Design div_avalon, start of the top module:
module div_avalon
	#(
		parameter W     = 32,
				  CBIT  = 6		 
	 )
	(
		input wire clk, reset,
		input wire [2:0] div_address,
		input wire div_chipselect,
		input wire div_write,
		input wire [W-1:0] div_writedata,
		output wire [W-1:0] div_readdata,
		output wire div_irq,
		output wire div_rdy
	);
    localparam [2:0]
        SET_DIVIDEND  = 3'h0,
        SET_DIVISOR   = 3'h1,
        START         = 3'h2,
        GET_QUOTIENT  = 3'h3,
        GET_REMAINDER = 3'h4,
        GET_READY     = 3'h5,
        DONE_TRG      = 3'h6;
	wire div_start, div_ready, set_done_trg, clr_done_trg;
	reg [W-1:0] dvnd_reg, dvsr_reg;
	reg done_trg_reg;
	wire [W-1:0] quo, rmd;
	wire wr_en, wr_dvnd, wr_dvsr;
	div #(.W(32), .CBIT(6)) d1
		 ( .clk(clk), .reset(reset), .str_trg(div_start), .dvsr(dvsr_reg), .dvnd(dvnd_reg),   
		   .ready(div_ready), .done_trg(set_done_trg), .quo(quo), .rmd(rmd));         
	always @ (posedge clk, posedge reset)
	begin
		if (reset)
		begin
			dvnd_reg <= 0;
			dvsr_reg <= 0;
			done_trg_reg <= 0;
		end
		else
		begin
			if (wr_dvnd)
				dvnd_reg <= div_writedata;
			if (wr_dvsr)
				dvsr_reg <= div_writedata;
			if (set_done_trg)
				done_trg_reg <= 1'b1;
			else if (clr_done_trg)
				done_trg_reg <= 1'b0;
		end
	end
	assign wr_en = div_write & div_chipselect;
	assign wr_dvnd = (div_address == SET_DIVIDEND) & wr_en;
	assign wr_dvsr = (div_address == SET_DIVISOR) & wr_en;
	assign div_start = (div_address == START) & wr_en;
	assign clr_done_trg = (div_address == DONE_TRG) & wr_en;
	assign div_readdata = (div_address == GET_QUOTIENT) ? quo :
								 (div_address == GET_REMAINDER) ? rmd :
								 (div_address == GET_READY) ? {31'b0, div_ready} : {31'b0, done_trg_reg};
	assign div_rdy = div_ready;
	assign div_irq = done_trg_reg;
endmodule
Size in the first run: about 73 I/O pins.
Settings: LEC_CHECK=0, ABC_AREA=1, CAP_MARGIN=20, CORE_MARGIN=2, CORE_UTILIZATION=70, CTS_CLUSTER_DIAMETER=214, CTS_CLUSTER_SIZE=38, PLACE_DENSITY=0.35, SETUP_SLACK_MARGIN=0.68, SLEW_MARGIN=20; clock period 2.34 ns.
run.sh (not shown) runs the stock make flow with config.mk's settings and CLKGATE_MAP_FILE=.
The starting point aborted during global routing (5_1_grt) on GRT-0116.
Edit:
ABC_AREA = not set   (was 1)
CORE_UTILIZATION = 40   (was 70)
CTS_CLUSTER_DIAMETER = not set   (was 214)
CTS_CLUSTER_SIZE = not set   (was 38)
PLACE_DENSITY = not set   (was 0.35)
SETUP_SLACK_MARGIN = not set   (was 0.68)
clock period = 4.13 ns   (was 2.34 ns; I/O delays follow)
With this change the flow went through all stages and came out clean.
Synthesized cell count went down by 39%.
Die size climbs by 57%.
Synthesized area drops by 9.4%.
Edit:
CORE_UTILIZATION = 68   (was 40)
CTS_CLUSTER_SIZE = 36   (was not set)
clock period = 2.86 ns   (was 4.13 ns; I/O delays follow)
Result:
- This time the run finished but failed the layout checks on negative setup slack
- area after synthesis stays the same
- worst setup slack gets worse by 0.89 ns
- hold slack gets better by 0.012 ns
- clock-buffer cell count falls by 3
- wire length rises by well over a third
- register-to-register slack gets worse by 1.1 ns
Edit:
ABC_AREA = 1   (was not set)
HOLD_SLACK_MARGIN = 0.29   (was not set)
PLACE_DENSITY = 0.64   (was not set)
SETUP_SLACK_MARGIN = 0.69   (was not set)
clock period = 2.32 ns   (was 2.86 ns; I/O delays follow)
Now the flow failed in global routing (5_1_grt) (DPL-0038).
Area after synthesis grows by about 10%.
Die area grows by about 10%.
Synthesized cell count grows by 64%.

* * *

red:
div_avalon again, from the RTL that the note above started with.
clock: 3.35 ns
lec_check: 0
cap_margin: 20
core_margin: 2
core_utilization: 70
cts_cluster_size: 25
setup_slack_margin: 0.96
slew_margin: 20
As the logs show, red stopped at global routing (5_1_grt) after a tool error, so it never reached the end of the flow.
## Diff of input files: blue against red
Settings: SETUP_SLACK_MARGIN now 0.42, was 0.96; CTS_CLUSTER_DIAMETER now 360, previously not set.
Findings:
Higher quantity of gates resized following cts goes to red over blue. Diff red and blue: post-CTS setup buffer count lower in blue. Although blue finished all stages, its layout failed final checks on negative setup slack. Any difference in synthesized cell count between blue and red is small enough to ignore. blue — sum of net half-perimeters after detailed placement about 1% lower, red as reference. From blue to red, area of the mapped netlist did not move at all. | worst slack at placement | higher: blue |.
Modified inputs, green compared to blue
Settings: removing CTS_CLUSTER_DIAMETER (formerly 360); removing CTS_CLUSTER_SIZE (formerly 25); changing CORE_UTILIZATION from 70 to 40; removing SETUP_SLACK_MARGIN (formerly 0.42); changing the clock period (ns, I/O delays scaled along) from 3.35 to 5.0.
## What came out
Having completed the whole flow, green delivered a layout that passed the timing, DRC and antenna checks. Between green and blue, it is green whose met3 wire length is lower, by 81%. Sum of routed wire length over all layers down about 40% in green wrt blue. Final design instance area without fill for green is lower than for blue. green packs its core more loosely than blue. Relative to blue, the vertical die dimension of green is higher by about 30%. Summary of green over blue: internal power contribution shows a reduction of 43%; sequential cell area share now larger; worst path setup slack after routing grew by 1.08 ns. green consumes less power than blue does.
--- input diff green..orange ---
Settings: changing CORE_UTILIZATION from 40 to 27; setting CTS_CLUSTER_DIAMETER to 333 for the first time; setting HOLD_SLACK_MARGIN to -0.05 for the first time; setting CTS_CLUSTER_SIZE to 100 for the first time.
--- outcome ---
- Comparing orange with green, the total buffers and inverters traversed by the critical path came out essentially unchanged.
- Changes observed in orange relative to green: share of final layout cell area taken by non-clock buffers was more or less identical, switching share of power went up by 1.5 points.
- Compared to green, the router laid down more metal wire for orange.

* * *

Starting RTL as in the previous note.
make LEC_CHECK=0 ABC_AREA=1 CAP_MARGIN=20 CORE_MARGIN=2 CORE_UTILIZATION=70 CTS_CLUSTER_DIAMETER=214 CTS_CLUSTER_SIZE=38 PLACE_DENSITY=0.35 SETUP_SLACK_MARGIN=0.68 SLEW_MARGIN=20 finish   # period 2.76 ns
The baseline failed in 5_1_grt.
==> next run, changes <==
ABC_AREA = unset   (was 1)
CTS_CLUSTER_DIAMETER = unset   (was 214)
CTS_CLUSTER_SIZE = 25   (was 38)
PLACE_DENSITY = unset   (was 0.35)
SETUP_SLACK_MARGIN = 0.61   (was 0.68)
clock period = 3.38 ns   (was 2.76 ns; I/O delays follow)
What happened:
- Now the flow reached the layout checks and failed them: setup timing
- synthesized area decreases by 9.4%
- die size decreases by 9.1%
- synthesized cell count decreases by 39%
==> next run, changes <==
CORE_UTILIZATION = 45   (was 70)
CTS_CLUSTER_SIZE = unset   (was 25)
SETUP_SLACK_MARGIN = 0.69   (was 0.61)
clock period = 2.65 ns   (was 3.38 ns; I/O delays follow)
After rerunning: The new run finished but fails on setup timing. Power goes up by 21%. Global-route usage fell by 21 points. Non-clock buffer count is higher by 126. Sequential share of layout area drops by 2.8 points.
==> next run, changes <==
ABC_AREA = 1   (was unset)
CELL_PAD_IN_SITES_GLOBAL_PLACEMENT = 1   (was unset)
CORE_UTILIZATION = 51   (was 45)
CTS_CLUSTER_DIAMETER = 381   (was unset)
CTS_CLUSTER_SIZE = 22   (was unset)
HOLD_SLACK_MARGIN = 0.28   (was unset)
=> Now the flow completed without violations; cell area went up by 0.96%; die size goes down by 2.6%; maximum frequency grows by 25%; global-route usage climbs by 4.7 points; worst setup slack gains 590 ps; wire length grows by 16%; final cell count rose by 28%; core utilization goes up by 2.7 points; synthesized area grows by 10%; flip-flop count is unchanged.
==> next run, changes <==
ABC_AREA = unset   (was 1)
CELL_PAD_IN_SITES_GLOBAL_PLACEMENT = unset   (was 1)
CORE_UTILIZATION = 57   (was 51)
CTS_CLUSTER_DIAMETER = unset   (was 381)
CTS_CLUSTER_SIZE = unset   (was 22)
HOLD_SLACK_MARGIN = unset   (was 0.28)
SETUP_SLACK_MARGIN = unset   (was 0.69)
Result:
- This time the run produced a layout that fails on setup timing
- clock skew drops by 3.7 ps
- routed wire length drops by 2.0%
- utilization climbs by 13 points
- total power drops by 7.3%
- combinational power drops by about 10%
- final area drops by 2.5%
- clock-buffer cell count climbs by 2
- maximum frequency drops by 21%
- area after synthesis drops by 9.4%
- cell count drops by 25%
Power and IR drop assume default switching activity.
